## lane 4
// ame_sobel_filter
module ame_sobel_filter #(
    parameter LINE_DATA_BITS = 7,
    parameter COMP_DATA_BITS = 8
) (
    input logic clk_i,
    input logic rst_n_i,
    input  logic comp_init_i,
    output logic comp_done_o,
    input logic [5:0] [LINE_DATA_BITS-1:0] line_data_i,
    output logic [3:0] [3:0] [COMP_DATA_BITS-1:0] comp_data_o
);
typedef enum logic [2:0] {
    IDLE   = 3'b000,
    COMP_1 = 3'b001,
    COMP_2 = 3'b010,
    COMP_3 = 3'b011,
    COMP_4 = 3'b100,
    COMP_5 = 3'b101,
    COMP_6 = 3'b110
} state_t;
state_t ctl_sta;
logic [5:0] [1:0] [COMP_DATA_BITS-1:0] line_data;
logic [3:0] [3:0] [COMP_DATA_BITS-1:0] comp_data;
typedef enum logic {
    DATA_1 = 1'b0,
    DATA_2 = 1'b1
} comp_data_t;
generate
    for (genvar i = 0; i < 6; i++) begin: comp_block
        assign line_data[i][DATA_1] = line_data_i[i];
        assign line_data[i][DATA_2] = line_data_i[i] << 1;
    end
endgenerate
logic comp_done;
assign comp_done_o = comp_done;
assign comp_data_o = comp_data;
always_ff @(posedge clk_i or negedge rst_n_i)
begin
    if (!rst_n_i) begin
        ctl_sta <= IDLE;
        comp_done <= 'b0;
        comp_data <= 'b0;
  ...
make LEC_CHECK=0 CAP_MARGIN=20 CORE_MARGIN=2 CORE_UTILIZATION=66 CTS_CLUSTER_SIZE=41 SLEW_MARGIN=20 finish   # period 3.08 ns
run.sh (not shown) runs the stock make flow with config.mk's settings and CLKGATE_MAP_FILE=.
Lane 4 got as far as global routing (5_1_grt), where a tool error ended the run.
## Diff of input files: lane 1 against lane 4
Settings: CTS_CLUSTER_SIZE removed (was 41); CORE_UTILIZATION changed from 66 to 70; SETUP_SLACK_MARGIN newly set to 1.02; CTS_CLUSTER_DIAMETER newly set to 49; the clock period (ns, I/O delays scaled along) changed from 3.08 to 3.67.
- What ended lane 4 was a tool error in global routing (5_1_grt); the run never finished.
- Lane 1 never completed; the flow aborted with a tool error in clock tree synthesis (4_1_cts).
- Taking lane 4 as the reference, in lane 1 chip width went down, fraction of the mapped netlist area in simple logic gates did not really move, die size went down, number of placed instances with taps included went down.

## build 49
ame_sobel_filter again, from the RTL that the note above started with.
// ame_sobel_filter
module ame_sobel_filter #(
    parameter LINE_DATA_BITS = 7,
    parameter COMP_DATA_BITS = 8
) (
    input logic clk_i,
    input logic rst_n_i,
    input  logic comp_init_i,
    output logic comp_done_o,
    input logic [5:0] [LINE_DATA_BITS-1:0] line_data_i,
    output logic [3:0] [3:0] [COMP_DATA_BITS-1:0] comp_data_o
);
clock: 5.0 ns
lec_check: 0
cap_margin: 30
core_aspect_ratio: 0.5
core_margin: 2
core_utilization: 30
cts_cluster_diameter: 342
cts_cluster_size: 99
place_density_lb_addon: 0.19
slew_margin: 20
tns_end_percent: 5
What build 86 does differently from build 49 at the input level:
--- a/flow/config.mk
+++ b/flow/config.mk
@@ -8 +8,2 @@
-export CAP_MARGIN = 30
+export ABC_AREA = 1
+export CAP_MARGIN = 20
@@ -10,5 +11,5 @@
-export CORE_MARGIN = 2
-export CORE_UTILIZATION = 30
-export CTS_CLUSTER_DIAMETER = 342
-export CTS_CLUSTER_SIZE = 99
-export PLACE_DENSITY_LB_ADDON = 0.19
+export CORE_MARGIN = 9
+export CORE_UTILIZATION = 61
+export CTS_CLUSTER_DIAMETER = 216
+export CTS_CLUSTER_SIZE = 98
+export HOLD_SLACK_MARGIN = 0.29
### Flow results
Build 49 -> build 86: register bit total from synthesis delta 0, exact match. On worst-margin pin slew: build 86 sits above build 49. Row placed wire-length estimate after detailed placement: build 86 higher / build 49 lower.
#### Input delta (build 65 over build 86)
--- a/flow/config.mk
+++ b/flow/config.mk
@@ -11,3 +11,3 @@
-export CORE_MARGIN = 9
-export CORE_UTILIZATION = 61
-export CTS_CLUSTER_DIAMETER = 216
+export CORE_MARGIN = 2
+export CORE_UTILIZATION = 68
+export CTS_CLUSTER_DIAMETER = 321
@@ -15 +15 @@
-export HOLD_SLACK_MARGIN = 0.29
+export PLACE_DENSITY = 0.39
@@ -17 +16,0 @@
-export TNS_END_PERCENT = 5
==> flow/constraint.sdc <==
create_clock -name core_clock -period 3.17 [get_ports {clk_i}]
set_input_delay 0.6340 -clock core_clock [delete_from_list [all_inputs] [get_ports {clk_i}]]
set_output_delay 0.6340 -clock core_clock [all_outputs]
set_load 0.01 [all_outputs]
Notes after the runs:
- The flow completed for build 65, but it is not clean: the layout still shows setup timing.
- Number of global-route vias before repair ended up about 13% higher on build 65 than on build 86.
- Build 65 vs build 86 — final setup slack of the worst path dropped 1.24 ns.
- Critical path required time (build 65 over build 86): decrease, 1.75 ns
- Compared to build 86, the routing of build 65 uses more wire.
- Build 65 vs build 86, startpoint of the most critical setup path: line_data_i[31] vs line_data_i[22]
- Clock tree buffer count of the final layout: build 65 vs build 86 up 2

Starting RTL as in the previous note.
Settings: LEC_CHECK=0, CAP_MARGIN=20, CELL_PAD_IN_SITES_DETAIL_PLACEMENT=0, CORE_MARGIN=2, CORE_UTILIZATION=56, SETUP_SLACK_MARGIN=0.93, SLEW_MARGIN=5; clock period 3.4 ns.
Rerun with:
--- a/flow/config.mk
+++ b/flow/config.mk
@@ -10 +10,3 @@
-export CORE_MARGIN = 2
+export CELL_PAD_IN_SITES_GLOBAL_PLACEMENT = 3
+export CORE_ASPECT_RATIO = 1.55
+export CORE_MARGIN = 3
@@ -11,0 +14,3 @@
+export CTS_CLUSTER_DIAMETER = 192
+export CTS_CLUSTER_SIZE = 29
+export MAX_ROUTING_LAYER = met4
The new run ended with an error in 3_1_place_gp_skip_io.
Synthesized area is unchanged.
Synthesized cell count stays the same.
Die size rose by 2.6%.
Rerun with:
==> flow/config.mk (replaced) <==
export PLATFORM = sky130hd
export DESIGN_NAME = ame_sobel_filter
export DESIGN_NICKNAME = ame_sobel_filter
export VERILOG_FILES = /design/flow/design.v
export SDC_FILE = /design/flow/constraint.sdc
export NUM_CORES = 4
export LEC_CHECK = 0
export CAP_MARGIN = 20
export CORE_MARGIN = 2
export CORE_UTILIZATION = 66
export CTS_CLUSTER_SIZE = 41
export SLEW_MARGIN = 20
==> flow/constraint.sdc (replaced) <==
create_clock -name core_clock -period 3.1 [get_ports {clk_i}]
set_input_delay 0.6200 -clock core_clock [delete_from_list [all_inputs] [get_ports {clk_i}]]
set_output_delay 0.6200 -clock core_clock [all_outputs]
set_load 0.01 [all_outputs]
This time the run aborted during 5_1_grt.
Synthesized area stays the same.
Synthesized cell count is unchanged.
Die size came out lower by 17%.
Rerun with:
--- a/flow/config.mk
+++ b/flow/config.mk
@@ -10,2 +10,3 @@
-export CORE_UTILIZATION = 66
-export CTS_CLUSTER_SIZE = 41
+export CORE_UTILIZATION = 72
+export CTS_CLUSTER_DIAMETER = 374
+export CTS_CLUSTER_SIZE = 95
==> flow/constraint.sdc (replaced) <==
create_clock -name core_clock -period 1.53 [get_ports {clk_i}]
set_input_delay 0.3060 -clock core_clock [delete_from_list [all_inputs] [get_ports {clk_i}]]
set_output_delay 0.3060 -clock core_clock [all_outputs]
set_load 0.01 [all_outputs]
After rerunning:
- Now the flow aborted during 3_5_place_dp on DPL-0038
- area after synthesis is unchanged
- die size fell by 8.1%
- synthesized cell count stays the same
Rerun with:
--- a/flow/config.mk
+++ b/flow/config.mk
@@ -10,3 +10 @@
-export CORE_UTILIZATION = 72
-export CTS_CLUSTER_DIAMETER = 374
-export CTS_CLUSTER_SIZE = 95
+export CORE_UTILIZATION = 40
==> flow/constraint.sdc (replaced) <==
create_clock -name core_clock -period 5.0 [get_ports {clk_i}]
set_input_delay 1.0000 -clock core_clock [delete_from_list [all_inputs] [get_ports {clk_i}]]
set_output_delay 1.0000 -clock core_clock [all_outputs]
set_load 0.01 [all_outputs]
The changed run completed without violations; die area grows by 77%; synthesized cell count is unchanged; area after synthesis stays the same.
Rerun with:
--- a/flow/config.mk
+++ b/flow/config.mk
@@ -8 +8,2 @@
-export CAP_MARGIN = 20
+export CAP_MARGIN = 30
+export CORE_ASPECT_RATIO = 1.4
@@ -10,0 +12,3 @@
+export CTS_CLUSTER_DIAMETER = 342
+export CTS_CLUSTER_SIZE = 99
+export PLACE_DENSITY_LB_ADDON = 0.19
=> The new run went through all stages and came out clean; flip-flop count does not change; global-route usage increases by 0.29 points; worst hold slack degrades by 0.12 ns; non-clock buffer count is lower by 1; count of clock-buffer cells in the layout rose by 5; total power came out lower by 3.6%; clock skew barely changes; first-iteration DRC count came out lower by 30%; clock power drops by about 10%; via count hardly moves.
Power is estimated from default activity; no workload was simulated.
